==> flow/design.v <==
module ALU (result, read_data_1, read_data_2, shmat, opcode, functioncode);
	input [31:0] read_data_1;
	input [31:0] read_data_2;
	input [4:0] shmat;
	input [5:0] opcode;
	input [5:0] functioncode;
	output reg [31:0] result;
	always @(*)
		begin
		result = 32'b0;
		if(opcode==6'b001000)						 
			result=read_data_1+read_data_2;
		else if(opcode==6'b001001)					 
			result=read_data_1+read_data_2;
		else if(opcode==6'b001100)					 
			result=read_data_1&read_data_2;
		else if(opcode==6'b001101)					 
			result=read_data_1|read_data_2;
		else if(opcode==6'b001010)					 
			result=($signed(read_data_1)<$signed(read_data_2)) ? 32'b1 : 32'b0;
		else if(opcode==6'b001011)					 
			result=(read_data_1<read_data_2) ? 32'b1 : 32'b0;
		else if(opcode==6'b100100 |opcode==6'b100101 |opcode==6'b110000 | opcode==6'b100011  
		| opcode==6'b101000 | opcode==6'b111000 | opcode==6'b101001 | opcode==6'b101011)	 
			result=read_data_1+read_data_2;
		else if(opcode==6'b000000)					 
			begin
			if(functioncode==6'b100000)  
				result=read_data_1+read_data_2;
			else if(functioncode==6'b100001)  
				result=read_data_1+read_data_2;
			else if(functioncode==6'b100100)  
				result=read_data_1 & read_data_2;
			else if(functioncode==6'b100101)  
				result=read_data_1 | read_data_2;
			else if(functioncode==6'b100111)  
				result=~(read_data_1 | read_data_2);
			else if(functioncode==6'b000000)  
				result=read_data_2 << shmat;
			else if(functioncode==6'b101010)  
				result=($signed(read_data_1)<$signed(read_data_2)) ? 32'b1 : 32'b0;
			else if(functioncode==6'b101011)	 
				result=(read_data_1<read_data_2) ? 32'b1 : 32'b0;
			else if(functioncode==6'b000011)	 
				result= $signed(read_data_2) >>> shmat;
			else if(functioncode==6'b000010)  
				result= read_data_2 >> shmat;
			else if(functioncode==6'b100010)  
				result=read_data_1-read_data_2;
			else if(functioncode==6'b100011)  
				result= read_data_1-read_data_2;
			end
		end
endmodule
module mips_registers ( read_data_1, read_data_2, write_data, read_reg_1, read_reg_2, write_reg, signal_reg_write, clk );
	output [31:0] read_data_1, read_data_2;
	input [31:0] write_data;
	input [4:0] read_reg_1, read_reg_2, write_reg;
	input signal_reg_write, clk;
	reg [31:0] registers [31:1];
	always @(posedge clk)
		if (signal_reg_write && write_reg != 5'd0)
			registers[write_reg] <= write_data;
	assign read_data_1 = (read_reg_1 == 5'd0) ? 32'b0 : registers[read_reg_1];
	assign read_data_2 = (read_reg_2 == 5'd0) ? 32'b0 : registers[read_reg_2];
endmodule
module mips_core (
	input         clk,
	input         rst,
	output [31:0] imem_addr,
	input  [31:0] imem_rdata,
	output [31:0] dmem_addr,
	output [31:0] dmem_wdata,
	output [3:0]  dmem_wmask,
	output        dmem_we,
	input  [31:0] dmem_rdata,
	output        wb_en,
	output [4:0]  wb_reg,
	output [31:0] wb_data
);
reg [31:0] PC;
wire [31:0] instruction = imem_rdata;
wire [31:0] read_data_1;
wire [31:0] read_data_2;
wire [31:0] ALU_result;
reg [31:0] ALU_mux;
reg [4:0] REG_dst_mux;
reg [31:0] REG_write_mux;
reg [31:0] MEM_result;
reg write_reg_signal;
reg write_mem_signal;
reg [3:0] mem_mask;
reg [31:0] next_PC;
wire [5:0] opcode = instruction[31:26];
wire [4:0] rs = instruction[25:21];
wire [4:0] rt = instruction[20:16];
wire [4:0] rd = instruction[15:11];
wire [4:0] shmat = instruction[10:6];
wire [5:0] functioncode = instruction[5:0];
wire [15:0] imm = instruction[15:0];
wire [25:0] adress = instruction[25:0];
wire [31:0] PC_plus4 = PC + 32'd4;
wire [31:0] branchadress = {{14{imm[15]}}, imm, 2'b00};
wire [31:0] jumpadress = {PC[31:28], adress, 2'b00};
mips_registers regblock(read_data_1, read_data_2, REG_write_mux, rs, rt, REG_dst_mux, write_reg_signal, clk);
ALU ALUblock(ALU_result, read_data_1, ALU_mux, shmat, opcode, functioncode);
always @(*)
begin
	REG_dst_mux = rt;
	write_reg_signal = 1'b1;
	write_mem_signal = 1'b0;
	mem_mask = 4'b1111;
	ALU_mux = read_data_2;
	REG_write_mux = ALU_result;
	next_PC = PC_plus4;
	if (opcode==6'b100100)           
		MEM_result = {24'b0, dmem_rdata[7:0]};
	else if (opcode==6'b100101)      
		MEM_result = {16'b0, dmem_rdata[15:0]};
	else                             
		MEM_result = dmem_rdata;
	if (opcode==6'b000000)           
		begin
		REG_dst_mux = rd;
		if (functioncode==6'b001000)   
			begin
			write_reg_signal = 1'b0;
			next_PC = read_data_1;
			end
		end
	else                             
		begin
		if (opcode==6'b000011)         
			REG_dst_mux = 5'b11111;
		if (opcode==6'b101000 | opcode==6'b101001 | opcode==6'b111000 | opcode==6'b101011)  
			begin
			write_mem_signal = 1'b1;
			write_reg_signal = 1'b0;
			if (opcode==6'b101000)       
				mem_mask = 4'b0001;
			else if (opcode==6'b101001)  
				mem_mask = 4'b0011;
			end
		else if (opcode==6'b000100 | opcode==6'b000101 | opcode==6'b000010)  
			write_reg_signal = 1'b0;
		if (opcode!=6'b001100 && opcode!=6'b001101)
			ALU_mux = {{16{imm[15]}}, imm};
		else
			ALU_mux = {16'b0, imm};
		if (opcode==6'b000011)         
			REG_write_mux = PC + 32'd8;
		else if (opcode==6'b100011 | opcode==6'b100100 | opcode==6'b100101 | opcode==6'b110000)  
			REG_write_mux = MEM_result;
		else if (opcode==6'b001111)    
			REG_write_mux = {imm, 16'b0};
		if (opcode==6'b000100 && read_data_1==read_data_2)        
			next_PC = PC_plus4 + branchadress;
		else if (opcode==6'b000101 && read_data_1!=read_data_2)   
			next_PC = PC_plus4 + branchadress;
		else if (opcode==6'b000010 | opcode==6'b000011)          
			next_PC = jumpadress;
		end
end
always @(posedge clk)
	if (rst)
		PC <= 32'b0;
	else
		PC <= next_PC;
assign imem_addr  = PC;
assign dmem_addr  = ALU_result;
assign dmem_wdata = read_data_2;
assign dmem_wmask = mem_mask;
assign dmem_we    = write_mem_signal;
assign wb_en      = write_reg_signal && (REG_dst_mux != 5'd0);
assign wb_reg     = REG_dst_mux;
assign wb_data    = REG_write_mux;
endmodule
Settings: LEC_CHECK=0, CAP_MARGIN=20, CORE_MARGIN=2, CORE_UTILIZATION=68, CTS_CLUSTER_SIZE=98, PLACE_DENSITY=0.41, SETUP_SLACK_MARGIN=0.2, SLEW_MARGIN=20; clock period 11.2 ns.
run.sh (not shown) runs the stock make flow with config.mk's settings and CLKGATE_MAP_FILE=.
The first run did not get past global routing.
Then changed:
Settings changed: CORE_ASPECT_RATIO set to 0.93, CORE_UTILIZATION 68 to 64, CTS_CLUSTER_SIZE 98 to not set, PLACE_DENSITY 0.41 to 0.6, SETUP_SLACK_MARGIN 0.2 to 1.52, TNS_END_PERCENT set to 15.
=> The new run aborted during global routing; die size rose by a few percent; synthesized area is unchanged; synthesized cell count does not change.
Then changed:
Settings changed: CORE_ASPECT_RATIO 0.93 to not set, CORE_UTILIZATION 64 to 57, CTS_CLUSTER_DIAMETER set to 356, SETUP_SLACK_MARGIN 1.52 to 1.18, TNS_END_PERCENT 15 to 50.
Clock period 11.2 ns to 6.56 ns, I/O delays scaled along.
What happened:
- Now the flow finished but failed the layout checks on negative setup slack
- synthesized cell count is unchanged
- area after synthesis does not change
- die size went up by 12%
Then changed:
Settings changed: CORE_UTILIZATION 57 to 55, CTS_CLUSTER_DIAMETER 356 to not set, SETUP_SLACK_MARGIN 1.18 to 0.2.
What happened: The new run produced a layout that fails on negative setup slack. Clock skew increases by 41 ps. Routed wire length increases by a few percent. Combinational power increases slightly. Worst setup slack degrades by 78 ps. Maximum frequency decreases slightly. Core utilization decreases by 2.0 points.
Then changed:
Settings changed: CORE_UTILIZATION 55 to 68, TNS_END_PERCENT 50 to not set.
Clock period 6.56 ns to 16.9 ns, I/O delays scaled along.
The new run died in global routing (ODB-0269); synthesized area stays the same; synthesized cell count stays the same; die area went down by about a fifth.

---

Starts from the design.v that is shown in full above.
export LEC_CHECK = 0
export CAP_MARGIN = 20
export CORE_MARGIN = 2
export CORE_UTILIZATION = 45
export PLACE_DENSITY = 0.6
export SETUP_SLACK_MARGIN = 0.2
export SLEW_MARGIN = 20
create_clock -name core_clock -period 7.21 [get_ports {clk}]
The starting point completed and failed the layout checks on negative setup slack.
Then changed:
- CORE_UTILIZATION: 45 -> 54
- clock period: 7.21 -> 11.8 ns (I/O delays scaled with it)
This time the run finished clean.
Final area is lower by 17%.
Worst hold slack improved by 0.0038 ns.
Power came out lower by 44%.

---

== job 168 ==
RTL: the design.v shown in full above, as it stands there.
==> flow/config.mk <==
export PLATFORM = sky130hd
export DESIGN_NAME = mips_core
export DESIGN_NICKNAME = mips_core
export VERILOG_FILES = /design/flow/design.v
export SDC_FILE = /design/flow/constraint.sdc
export NUM_CORES = 4
export LEC_CHECK = 0
export CAP_MARGIN = 20
export CORE_MARGIN = 2
export CORE_UTILIZATION = 57
export CTS_CLUSTER_SIZE = 34
export SLEW_MARGIN = 20
==> flow/constraint.sdc <==
create_clock -name core_clock -period 6.56 [get_ports {clk}]
set_input_delay 1.3120 -clock core_clock [delete_from_list [all_inputs] [get_ports {clk}]]
set_output_delay 1.3120 -clock core_clock [all_outputs]
set_load 0.01 [all_outputs]
Job 168: it failed during global routing, and the tool reported GRT-0232.
The following lists how job 5241 was set up differently from job 168:
Settings: CORE_UTILIZATION changed from 57 to 40; PLACE_DENSITY newly set to 0.6; CTS_CLUSTER_SIZE removed (was 34); SETUP_SLACK_MARGIN newly set to 0.2; the clock period (ns, I/O delays scaled along) changed from 6.56 to 11.8.
==> comparison <==
- Job 168 -> job 5241: number of buffers on the longest clock path delta 0, exact match
- Summary of the comparison: weighted congestion reported at the end of routability-driven placement is lower in job 5241, relative to job 168.
- Job 5241 completed every stage of the flow, and the final layout passed the timing, DRC and antenna checks.
- Per the comparison of job 5241 with job 168, total clock buffers created by CTS went up about 8%, count of cells resized by post-cts repair went down by 804, chip footprint went up by 42%, pre-CTS setup slack grew by 2.60 ns, total half-perimeter wirelength after legalization and detailed placement down 6.4%.
Relative to job 5241, the following input files were edited for job 5768:
Settings: SETUP_SLACK_MARGIN changed from 0.2 to 1.67; CTS_CLUSTER_DIAMETER newly set to 28; TNS_END_PERCENT newly set to 50; CORE_UTILIZATION changed from 40 to 57; the clock period (ns, I/O delays scaled along) changed from 11.8 to 6.56.
### Flow results
- What ended job 5768 was a tool error in global routing; the run never finished.
- Sort job 5241 and job 5768 by vertical die size asc -> top: job 5768
- Chip area delta (job 5768 − job 5241): favourable
- Number of CTS-inserted buffers is lower on job 5241
- Going from job 5241 to job 5768, depth of the CTS H-tree increased 1; count of standard-cell rows decreased 16%; routability-driven placement congestion ratio increased 7.6%.
- Async set or reset register ratio after synthesis: job 5768 vs job 5241 identical
- As far as number of nets in the synthesized netlist goes, job 5768 and job 5241 are indistinguishable; the numbers are identical.
- In job 5768, quantity of gates resized following cts is higher than in job 5241.
No activity file was given, so power comes from the tool's default toggle rates.
